## iir_variable_filter
module iir_variable_filter
#(
    parameter DATA_IN_WIDTH  = 16,
    parameter DATA_OUT_WIDTH = 32,
    parameter TAP_WIDTH      = 16,
    parameter FF_TAP_COUNT   = 4,
    parameter FB_TAP_COUNT   = 3,
    parameter NUM_LP_FILTERS = 20
)
(
    input  wire                               clk,
    input  wire                               reset_n,
    input  wire        [8:0]                  filter_index,
    input  wire signed [DATA_IN_WIDTH-1:0]    data_in,
    output wire signed [DATA_OUT_WIDTH-1:0]   data_out
);
clock: 22.1 ns
lec_check: 0
cap_margin: 35
cell_pad_in_sites_global_placement: 1
core_aspect_ratio: 0.55
core_margin: 6
core_utilization: 49
cts_cluster_diameter: 137
cts_cluster_size: 85
gpl_routability_driven: 1
gpl_timing_driven: 1
hold_slack_margin: -0.07
max_routing_layer: met5
min_routing_layer: met1
place_density_lb_addon: 0.0
setup_slack_margin: -1.39
slew_margin: 25
tns_end_percent: 95
run.sh (not shown) runs the stock make flow with config.mk's settings and CLKGATE_MAP_FILE=.
Next try:
Settings changed: CAP_MARGIN 35 to 20, CELL_PAD_IN_SITES_GLOBAL_PLACEMENT 1 to not set, CORE_ASPECT_RATIO 0.55 to not set, CORE_MARGIN 6 to 2, CORE_UTILIZATION 49 to 9, CTS_CLUSTER_DIAMETER 137 to not set, CTS_CLUSTER_SIZE 85 to not set, GPL_ROUTABILITY_DRIVEN 1 to not set, GPL_TIMING_DRIVEN 1 to not set, HOLD_SLACK_MARGIN -0.07 to not set, MAX_ROUTING_LAYER met5 to not set, MIN_ROUTING_LAYER met1 to not set, PLACE_DENSITY_LB_ADDON 0.0 to not set, SETUP_SLACK_MARGIN -1.39 to not set, SLEW_MARGIN 25 to 20, TNS_END_PERCENT 95 to not set.
Clock period 22.1 ns to 16.0 ns, I/O delays scaled along.
Effect: Via count decreases slightly; clock-buffer cell count shrinks by 11; critical path depth goes down by 2; worst setup slack loses 3600 ps; final area increases by about a fifth; worst hold slack gets worse by 170 ps; global-route usage fell by 30 points; final cell count grows by well over a third; sequential share of layout area fell by 0.50 points.
Next try:
Settings changed: CAP_MARGIN 20 to 10, CORE_UTILIZATION 9 to 72.
Clock period 16.0 ns to 13.0 ns, I/O delays scaled along.
Result:
- With this change the flow completed, yet does not pass: setup timing
- final cell count falls by well over a third
- cell area falls by a little under a tenth
- sequential share of layout area rises by 0.29 points
Next try:
Settings changed: CAP_MARGIN 10 to 20, CORE_UTILIZATION 72 to 68.
Clock period 13.0 ns to 6.81 ns, I/O delays scaled along.
What happened: The new run finished but fails on setup timing; clock-buffer cell count came out lower by 2; cell area goes up by a few percent; hold slack gets better by 190 ps; die area increases by a few percent; sequential share of layout area shrinks by 0.16 points; synthesized area does not change.
Next try:
Settings changed: ABC_AREA set to 1, CAP_MARGIN 20 to 0, CORE_UTILIZATION 68 to 72, CTS_CLUSTER_DIAMETER set to 396, CTS_CLUSTER_SIZE set to 13, PLACE_DENSITY_LB_ADDON set to 0.15, SETUP_SLACK_MARGIN set to 1.37.
Result:
- The changed run finished but failed the layout checks on setup timing
- fmax is lower slightly
- worst setup slack is worse by 78 ps
- sequential share of layout area stays flat
- cell count is higher by a little under a tenth
- utilization is higher by 6.3 points
- synthesized area went down slightly

JK:
Starting RTL as in the previous note.
export LEC_CHECK = 0
export CAP_MARGIN = 20
export CELL_PAD_IN_SITES_DETAIL_PLACEMENT = 1
export CELL_PAD_IN_SITES_GLOBAL_PLACEMENT = 1
export CORE_ASPECT_RATIO = 0.65
export CORE_MARGIN = 8
export CORE_UTILIZATION = 40
export CTS_CLUSTER_DIAMETER = 337
export GPL_TIMING_DRIVEN = 0
export HOLD_SLACK_MARGIN = 0.02
export MAX_ROUTING_LAYER = met4
export MIN_ROUTING_LAYER = met2
export SETUP_SLACK_MARGIN = 1.47
export SLEW_MARGIN = 20
create_clock -name core_clock -period 10.6 [get_ports {clk}]
Run status, JK: aborted in global routing, error GRT-0116
Input-level comparison between MS and JK:
# JK
export LEC_CHECK = 0
export CAP_MARGIN = 20
export CELL_PAD_IN_SITES_DETAIL_PLACEMENT = 1
export CELL_PAD_IN_SITES_GLOBAL_PLACEMENT = 1
export CORE_ASPECT_RATIO = 0.65
export CORE_MARGIN = 8
export CORE_UTILIZATION = 40
export CTS_CLUSTER_DIAMETER = 337
export GPL_TIMING_DRIVEN = 0
export HOLD_SLACK_MARGIN = 0.02
export MAX_ROUTING_LAYER = met4
export MIN_ROUTING_LAYER = met2
export SETUP_SLACK_MARGIN = 1.47
export SLEW_MARGIN = 20
create_clock -name core_clock -period 10.6 [get_ports {clk}]
# MS
export LEC_CHECK = 0
export CAP_MARGIN = 20
export CORE_MARGIN = 2
export CORE_UTILIZATION = 40
export SLEW_MARGIN = 20
create_clock -name core_clock -period 14.7 [get_ports {clk}]
Findings:
MS did not stop at any stage, and its layout met the timing, DRC and antenna checks. JK did not run to completion, as it errored out during global routing. Going from JK to MS, worst setup slack after placement grows by 6670 ps. Y dimension of the die went up by more than 10% going from JK to MS. Cell total after placement (higher): MS. Floorplan utilization delta (MS -> JK): insignificant. Looking at number of buffers added for setup after CTS, MS sits 118 lower than JK does. | final estimated routing congestion in global placement | lower: MS |. MS improves on JK in die area. Re number of buffer cells added on primary ports: MS is 1.8% up on JK.
The following lists how AL was set up differently from MS:
# MS
export LEC_CHECK = 0
export CAP_MARGIN = 20
export CORE_MARGIN = 2
export CORE_UTILIZATION = 40
export SLEW_MARGIN = 20
create_clock -name core_clock -period 14.7 [get_ports {clk}]
# AL
export LEC_CHECK = 0
export CAP_MARGIN = 20
export CORE_MARGIN = 2
export CORE_UTILIZATION = 72
export SETUP_SLACK_MARGIN = -0.9
export SLEW_MARGIN = 20
create_clock -name core_clock -period 9.66 [get_ports {clk}]
[summary]
- [AL] flow finished | final checks: failed | reasons: negative setup slack
- The non-clock buffer area fraction after layout reported for AL is greater than that of MS by 2.7 points.
- Number of gates resized after CTS came out higher on AL than on MS.
- For flip-flop and latch share of the layout cell area, MS and AL come out practically identical.
#### Input delta (TR over AL)
# AL
export LEC_CHECK = 0
export CAP_MARGIN = 20
export CORE_MARGIN = 2
export CORE_UTILIZATION = 72
export SETUP_SLACK_MARGIN = -0.9
export SLEW_MARGIN = 20
create_clock -name core_clock -period 9.66 [get_ports {clk}]
# TR
export LEC_CHECK = 0
export CAP_MARGIN = 20
export CORE_MARGIN = 2
export CORE_UTILIZATION = 65
export SLEW_MARGIN = 20
create_clock -name core_clock -period 16.0 [get_ports {clk}]
Findings:
TR completed end to end with timing, DRC and antenna clean.
TR ended with less tightest hold margin than AL.
Re total die size: TR is 11,000 µm² up on AL.
TR vs AL: routed wire length down
Relative to AL, sequential share of layout area has gone up in TR.
For the number of tap cells added at floorplan, TR came in 9.6% higher than AL did.
